## onyx
==> flow/design.v <==
module uart_rx#(
	parameter CLK_FRE 	= 50,
	parameter UART_RATE = 115200
	) (
	input 				clk,    
	input 				rst_n,
	output 	 			recv_en,	
	output reg 	[ 7:0] 	recv_data,	
	input 				rx_pin 
);
parameter  RATE_CNT = (CLK_FRE * 1000_000 / UART_RATE) - 1;
reg [10:0] clk_cnt;
localparam WAIT = 2'd0, START = 2'd1, RECV = 2'd2, STOP = 2'd3;
reg [1:0] state;
assign recv_en = clk_cnt == RATE_CNT * 3 / 2;
reg [ 7:0] recv_data_r;
reg [ 2:0] recv_cnt;
always@(posedge clk)
	if(!rst_n)begin
		state 		<= WAIT;
		clk_cnt 	<= 0;
		recv_data 	<= 0;
	end
	else
	case(state)
		WAIT:
			if(!rx_pin)begin 
				recv_cnt <= 'd0;
				state <= START;
			end
		START:begin 
			if(clk_cnt == RATE_CNT / 2)begin 
				clk_cnt <= 0;
				state <= RECV;
			end
			else
				clk_cnt <= clk_cnt + 1;
		end
		RECV:begin 
			if(clk_cnt == RATE_CNT)begin 
				clk_cnt <= 0;
				recv_data_r[recv_cnt] <= rx_pin;
				recv_cnt <= recv_cnt + 1;
				state <= (recv_cnt == 7 )?STOP : RECV ;
			end
			else
				clk_cnt <= clk_cnt + 1;
		end
		STOP:begin 
			recv_data <= recv_data_r;
			if(clk_cnt == RATE_CNT * 3 / 2)begin 
				clk_cnt <= 0;
				state <= WAIT;
			end
			else 
				clk_cnt <= clk_cnt + 1;
		end
	endcase
endmodule
module uart_tx#(
	parameter CLK_FRE 	= 50,
	parameter UART_RATE = 115200
	) (
	input 				clk,    
	input 				rst_n,
	input 				send_en ,	
	output 	 			send_busy ,	
	input 		[ 7:0] 	send_data ,	
	output reg 			tx_pin
);
parameter  RATE_CNT = (CLK_FRE * 1000_000 / UART_RATE) - 1;
reg [10:0] clk_cnt;
localparam WAIT = 2'd0, START = 2'd1, SEND = 2'd2, STOP = 2'd3;
reg [1:0] state;
assign send_busy = state != WAIT;
reg [ 7:0] send_data_r;
reg [ 2:0] send_cnt;
always@(posedge clk)
	if(!rst_n)begin
		state 	<= WAIT;
		clk_cnt <= 0;
		tx_pin 	<= 1;
	end
	else
	case(state)
		WAIT:
			if(send_en)begin 
				send_data_r <= send_data;
				send_cnt <= 'd0;
				state <= START;
			end
		START:begin 
			tx_pin <= 0;
			if(clk_cnt == RATE_CNT)begin 
				clk_cnt <= 0;
				state <= SEND;
			end
			else
				clk_cnt <= clk_cnt + 1;
		end
		SEND:begin 
			tx_pin <= send_data_r[send_cnt];
			if(clk_cnt == RATE_CNT)begin 
				clk_cnt <= 0;
				send_cnt <= send_cnt + 1;
				state <= (send_cnt == 7 )?STOP : SEND ;
			end
			else
				clk_cnt <= clk_cnt + 1;
		end
		STOP:begin 
			tx_pin <= 1;
			if(clk_cnt == RATE_CNT)begin 
				clk_cnt <= 0;
				state <= WAIT;
			end
			else
				clk_cnt <= clk_cnt + 1;
		end
	endcase
endmodule
module uart_top (
	input 		clk,    
	input 		rst_n,
	input 		uart_rx,
	output		uart_tx
);
parameter CLK_FRE 		= 50;
parameter UART_RATE 	= 115200;
localparam SEND = 2'd0, WAIT = 2'd1;
reg [1:0] state;
reg  [31:0] wait_cnt;
reg  [ 7:0] send_cnt;
reg  [ 7:0] send_data;
reg  	    send_en;
wire [ 7:0] recv_data;
wire 		recv_en;
wire 		send_busy;
parameter 	ENG_NUM  = 9; 
parameter 	CHE_NUM  = 2; 
parameter 	DATA_NUM = CHE_NUM * 3 + ENG_NUM;  
wire [ DATA_NUM * 8 - 1:0] char_data = {8'hE4,8'hBD,8'hA0,8'hE5,8'hA5,8'hBD,"  World","\r\n"};
wire [ 7:0] char_byte = (send_cnt < DATA_NUM) ? char_data[ (DATA_NUM - 1 - send_cnt) * 8 +: 8] : 8'h00;
always@(posedge clk)
	if(!rst_n)begin
		state 		<= SEND;
		wait_cnt 	<= 0;
		send_cnt 	<= 0;
		send_en 	<= 'b0;
	end
	else
	case(state)
		SEND:begin  
			if(send_cnt == DATA_NUM + 1)begin 
				send_en 	<= 'b0;
				send_cnt 	<=  0;
				state 		<= WAIT;
			end
			else if(!send_busy)begin
				send_en 	<= 'b1;
				send_data 	<= char_byte;
				send_cnt 	<= send_cnt + 1;
			end
		end
		WAIT: 
			if(wait_cnt == CLK_FRE * 1000_000)begin 
				wait_cnt <= 0;
				state <= SEND;
			end
			else begin
				send_en <= recv_en;
				send_data <= recv_data;
				wait_cnt <= wait_cnt + 1;
			end
	endcase
uart_tx #(
	.CLK_FRE 	(CLK_FRE 	),
	.UART_RATE 	(UART_RATE 	)
	)uart_tx_m0(
	.clk 		(clk 		),
	.rst_n 		(rst_n 		),
	.send_en 	(send_en 	),
	.send_busy 	(send_busy 	),
	.send_data 	(send_data 	),
	.tx_pin 	(uart_tx 	)
	);
uart_rx #(
	.CLK_FRE 	(CLK_FRE 	),
	.UART_RATE 	(UART_RATE 	)
	)uart_rx_m0(
	.clk 		(clk 		),
	.rst_n 		(rst_n 		),
	.recv_en 	(recv_en 	),
	.recv_data 	(recv_data 	),
	.rx_pin 	(uart_rx 	)
	);
endmodule
export LEC_CHECK = 0
export CAP_MARGIN = 20
export CORE_MARGIN = 2
export CORE_UTILIZATION = 68
export CTS_CLUSTER_DIAMETER = 267
export CTS_CLUSTER_SIZE = 15
export SLEW_MARGIN = 20
create_clock -name core_clock -period 15.2 [get_ports {clk}]
run.sh (not shown) runs the stock make flow with config.mk's settings and CLKGATE_MAP_FILE=.
The final layout from onyx, which completed every stage, passed the timing, DRC and antenna checks at the end of the flow.
Changes in zinc relative to onyx:
diff --git a/flow/config.mk b/flow/config.mk
--- a/flow/config.mk
+++ b/flow/config.mk
@@ -8,6 +8,6 @@
 export CAP_MARGIN = 20
 export CORE_MARGIN = 2
-export CORE_UTILIZATION = 68
-export CTS_CLUSTER_DIAMETER = 267
-export CTS_CLUSTER_SIZE = 15
+export CORE_UTILIZATION = 72
+export CTS_CLUSTER_DIAMETER = 104
+export SETUP_SLACK_MARGIN = 0.77
 export SLEW_MARGIN = 20
==> flow/constraint.sdc <==
create_clock -name core_clock -period 3.12 [get_ports {clk}]
set_input_delay 0.6240 -clock core_clock [delete_from_list [all_inputs] [get_ports {clk}]]
set_output_delay 0.6240 -clock core_clock [all_outputs]
set_load 0.01 [all_outputs]
## What came out
Cmp onyx and zinc / global router's overall resource usage / higher: zinc
Taking onyx as the reference, in zinc worst-case headroom to the max-slew limit rose by 3.3 points, final cell area excluding filler cells rose by 40 µm², top fanout value on the critical path fell by 34, worst setup slack fell by 9.84 ns.
zinc ended up with a lower peak per-stage delay on the critical path than onyx did.
Looking only at critical path depth, and setting everything else aside, the lower value of onyx and zinc goes to onyx.
Compared zinc vs onyx, and final design utilization is up in zinc.
~same clock network fraction of design power in onyx and zinc
No stage failed in zinc, and the final checks on the layout all came back clean.
What yarrow does differently from zinc at the input level:
diff --git a/flow/config.mk b/flow/config.mk
--- a/flow/config.mk
+++ b/flow/config.mk
@@ -6,8 +6,11 @@
 export NUM_CORES = 4
 export LEC_CHECK = 0
-export CAP_MARGIN = 20
+export CAP_MARGIN = 15
 export CORE_MARGIN = 2
 export CORE_UTILIZATION = 72
 export CTS_CLUSTER_DIAMETER = 104
-export SETUP_SLACK_MARGIN = 0.77
+export CTS_CLUSTER_SIZE = 14
+export HOLD_SLACK_MARGIN = 0.28
+export PLACE_DENSITY_LB_ADDON = 0.15
+export SETUP_SLACK_MARGIN = 0.93
 export SLEW_MARGIN = 20
Notes after the runs:
The routability-driven placement congestion ratio in yarrow was lower than what zinc gave. Summary — delay of the slowest critical-path stage, yarrow relative to zinc: lower, by 0.07 ns. In yarrow the final setup slack of the worst path turned out 0.16 ns higher than in zinc. Going from zinc to yarrow, core utilization moved up, post-route non-filler standard cell count level, transition at the pin with the smallest max-transition slack moved up, sequential share of layout area moved down, final-layout clock buffer total moved down. Share of async-settable or async-resettable flops after synthesis: zinc vs yarrow identical. Diff zinc -> yarrow: worst-case headroom to the max-slew limit lower, global routing usage summed across all routing layers shrank by 0.61 points.
Power is estimated from default activity; no workload was simulated.
